== build 53 ==
==> flow/design.v (excerpt) <==
module main(clk, buttons, init_cells, leds, rgb, cols, rows);
parameter game_divider = 8;  
parameter display_divider = 2;  
parameter N = 8;  
parameter M = N + 2;  
initial if (N < 3) $error("N has to be >= 3 to make for interesting patterns.");
initial if (M !== (N+2)) $error("M must N+2=%d, not %d", N+2,M);  
input wire clk;
input wire [1:0] buttons;
logic rst; always_comb rst = buttons[0];  
input wire [N*N-1:0] init_cells;  
output logic [1:0] leds;
output logic [2:0] rgb;
output wire [N-1:0] cols;
output wire [N-1:0] rows;
logic [game_divider:0] game_counter;
logic [display_divider:0] display_counter;
logic rst_game; always_comb rst_game = buttons[0] | buttons[1];
logic step_game;
logic [$clog2(N):0] x;
wire [M*M-1:0] bordered_cells_q;  
wire [M*M-1:0] bordered_cells_d; 
logic [M*M-1:0] bordered_cells_0;  
logic [N*N-1:0] cells_q;  
logic [N*N-1:0] cells_0;  
always_comb begin : io_logic 
    leds[0] = buttons[0] ^ buttons[1];
    leds[1] = buttons[0] & buttons[1];
    rgb[0] = ~( buttons[0] & ~buttons[1]);
    rgb[1] = ~(~buttons[0] &  buttons[1]);
    rgb[2] = ~( buttons[0] &  buttons[1]);
end
led_array_driver #(.ROWS(N), .COLS(N), .N(N)) LED_DRIVER (
  .ena(1'b1),
  .cells(cells_q),
  .x(x),
  .rows(rows[N-1:0]),
  .cols(cols[N-1:0])
);
generate
  genvar r;
  for (r = 0; r < M; r = r + 1) begin : init_rows
    if ((r == 0) || (r == M-1)) begin : border_row
      always_comb bordered_cells_0[M*(r+1)-1:M*r] = 0;
    end else begin : inner_row
      always_comb bordered_cells_0[M*(r+1)-1:M*r] = {1'b0, init_cells[N*r-1:N*(r-1)], 1'b0};
    end
  end
endgenerate
function int cell_index(int i, int j);
  cell_index = M*j + i;
endfunction
generate
  genvar i;
  genvar j;
  for (i = 0; i < M; i = i + 1) begin : cells_x
  ...
Size: ~1300 cells after synthesis, about 80 flip-flops, roughly 88 I/O pins, ~12000 um^2 of cells after synthesis.
==> flow/config.mk <==
export PLATFORM = sky130hd
export DESIGN_NAME = main
export DESIGN_NICKNAME = main
export VERILOG_FILES = /design/flow/design.v
export SDC_FILE = /design/flow/constraint.sdc
export NUM_CORES = 4
export LEC_CHECK = 0
export ABC_AREA = 1
export CAP_MARGIN = 20
export CORE_MARGIN = 2
export CORE_UTILIZATION = 40
export CTS_CLUSTER_DIAMETER = 379
export CTS_CLUSTER_SIZE = 13
export HOLD_SLACK_MARGIN = -0.1
export PLACE_DENSITY_LB_ADDON = 0.03
export SLEW_MARGIN = 0
==> flow/constraint.sdc <==
create_clock -name core_clock -period 7.0 [get_ports {clk}]
set_input_delay 1.4000 -clock core_clock [delete_from_list [all_inputs] [get_ports {clk}]]
set_output_delay 1.4000 -clock core_clock [all_outputs]
set_load 0.01 [all_outputs]
run.sh (not shown) runs the stock make flow with config.mk's settings and CLKGATE_MAP_FILE=.
Input-level comparison between build 16 and build 53:
Settings: PLACE_DENSITY newly set to 0.6; CTS_CLUSTER_SIZE removed (was 13); ABC_AREA removed (was 1); SLEW_MARGIN changed from 0 to 20; CTS_CLUSTER_DIAMETER removed (was 379); HOLD_SLACK_MARGIN removed (was -0.1); PLACE_DENSITY_LB_ADDON removed (was 0.03).
Notes after the runs:
- Build 16 completed; timing, DRC and antenna clean
- Changes observed in build 16 relative to build 53: final weighted congestion in routability-driven placement went up by 1.9%; synthesized area divided by synthesized cell count rose 13%.
- Sort build 53 and build 16 by wire length of the first global-routing pass, descending, and build 53 comes first.
Inputs modified between build 16 and build 63:
Settings: ABC_AREA now 1, previously not set; the clock period (ns, I/O delays scaled along) now 7.65, was 7.0.
Notes after the runs:
As far as height of the die is concerned, build 16 and build 63 perform about the same.
Delta (build 63 minus build 16): simple-gate share of the synthesized area climbed 7.6 points, synthesized area dropped about 0.5%, number of storage elements in the synthesis netlist barely changed, sequential share of layout area climbed 0.16 points, clock-buffer cell count climbed 6.
Compare build 63 and build 16 | post-route standard cell area excluding fillers lower: build 63
Compared with build 16, placement density in the core of build 63 is lower.
Here is what was changed in the inputs of build 20 compared with build 63.
Settings: SETUP_SLACK_MARGIN newly set to -0.45; ABC_AREA removed (was 1); the clock period (ns, I/O delays scaled along) changed from 7.65 to 4.51.
==> comparison <==
- NOTE multi-input gate count build 63->build 20 decreased by more than 10%
- Build 63 vs build 20, launch point of the critical path: buttons[0] vs x[2]
- Diff build 63 -> build 20: instance area at placement climbed about 1.7%, transition time of the tightest slew-check pin went up.
- Type of the worst setup path: input pin to output port -> build 63, register to output port -> build 20
Inputs modified between build 20 and build 46:
Settings: a change of CORE_UTILIZATION from 40 to 72; a deleted SETUP_SLACK_MARGIN that had been -0.45; an added CTS_CLUSTER_DIAMETER of 104; a change of the clock period (ns, I/O delays scaled along) from 4.51 to 2.94.
--- outcome ---
Summary of build 46 over build 20: final area picked up an extra 1600 um^2, placed instance count lost 83, floorplan die area lost 14000 um^2, final worst slack lost 1.02 ns.
For build 20, the start-to-end type of the worst setup path was register to output port, unlike build 46, where it was register to register.
Build 20 completed; timing, DRC and antenna clean
From the logs: build 46 reached the end of the flow and failed the layout checks with negative setup slack.
Diff build 20 -> build 46 | final-layout worst hold slack | increase of 0.014 ns
Changes observed in build 46 relative to build 20: setup-violating endpoint count in the final report saw an increase, number of hold violations in the final report saw little to no change, accumulated negative setup slack saw a decrease.
--- input diff build 46..build 1 ---
Settings: setting PLACE_DENSITY_LB_ADDON to 0.21 for the first time; removing PLACE_DENSITY (formerly 0.6); setting HOLD_SLACK_MARGIN to 0.29 for the first time; setting CTS_CLUSTER_SIZE to 73 for the first time; setting SETUP_SLACK_MARGIN to 0.73 for the first time; setting ABC_AREA to 1 for the first time.
Notes after the runs:
Build 1 is listed as incomplete: the tool reported an error in 4_1_cts and the run ended there.
Relative to build 46, half-perimeter wire length of the detailed placement result has decreased by 100 um in build 1.
Compared with build 46, build 1 shows a higher share of synthesized cell area in and, or, nand and nor gates.
Post-synthesis cell count from yosys in build 1 is 144 higher than in build 46
Between build 46 and build 1, the difference in die boundary height is negligible.
Between build 46 and build 1, the area fraction in xor and xnor cells does not differ in any meaningful way.
The lower instance count after placement with tap cells included of build 46 and build 1 is in build 46.
Build 46 -> build 1: die size decreased slightly
Summary of build 1 over build 46: gate count of the mapped netlist rose 13%, total core area has decreased, area after synthesis shows a reduction of 0.49%.
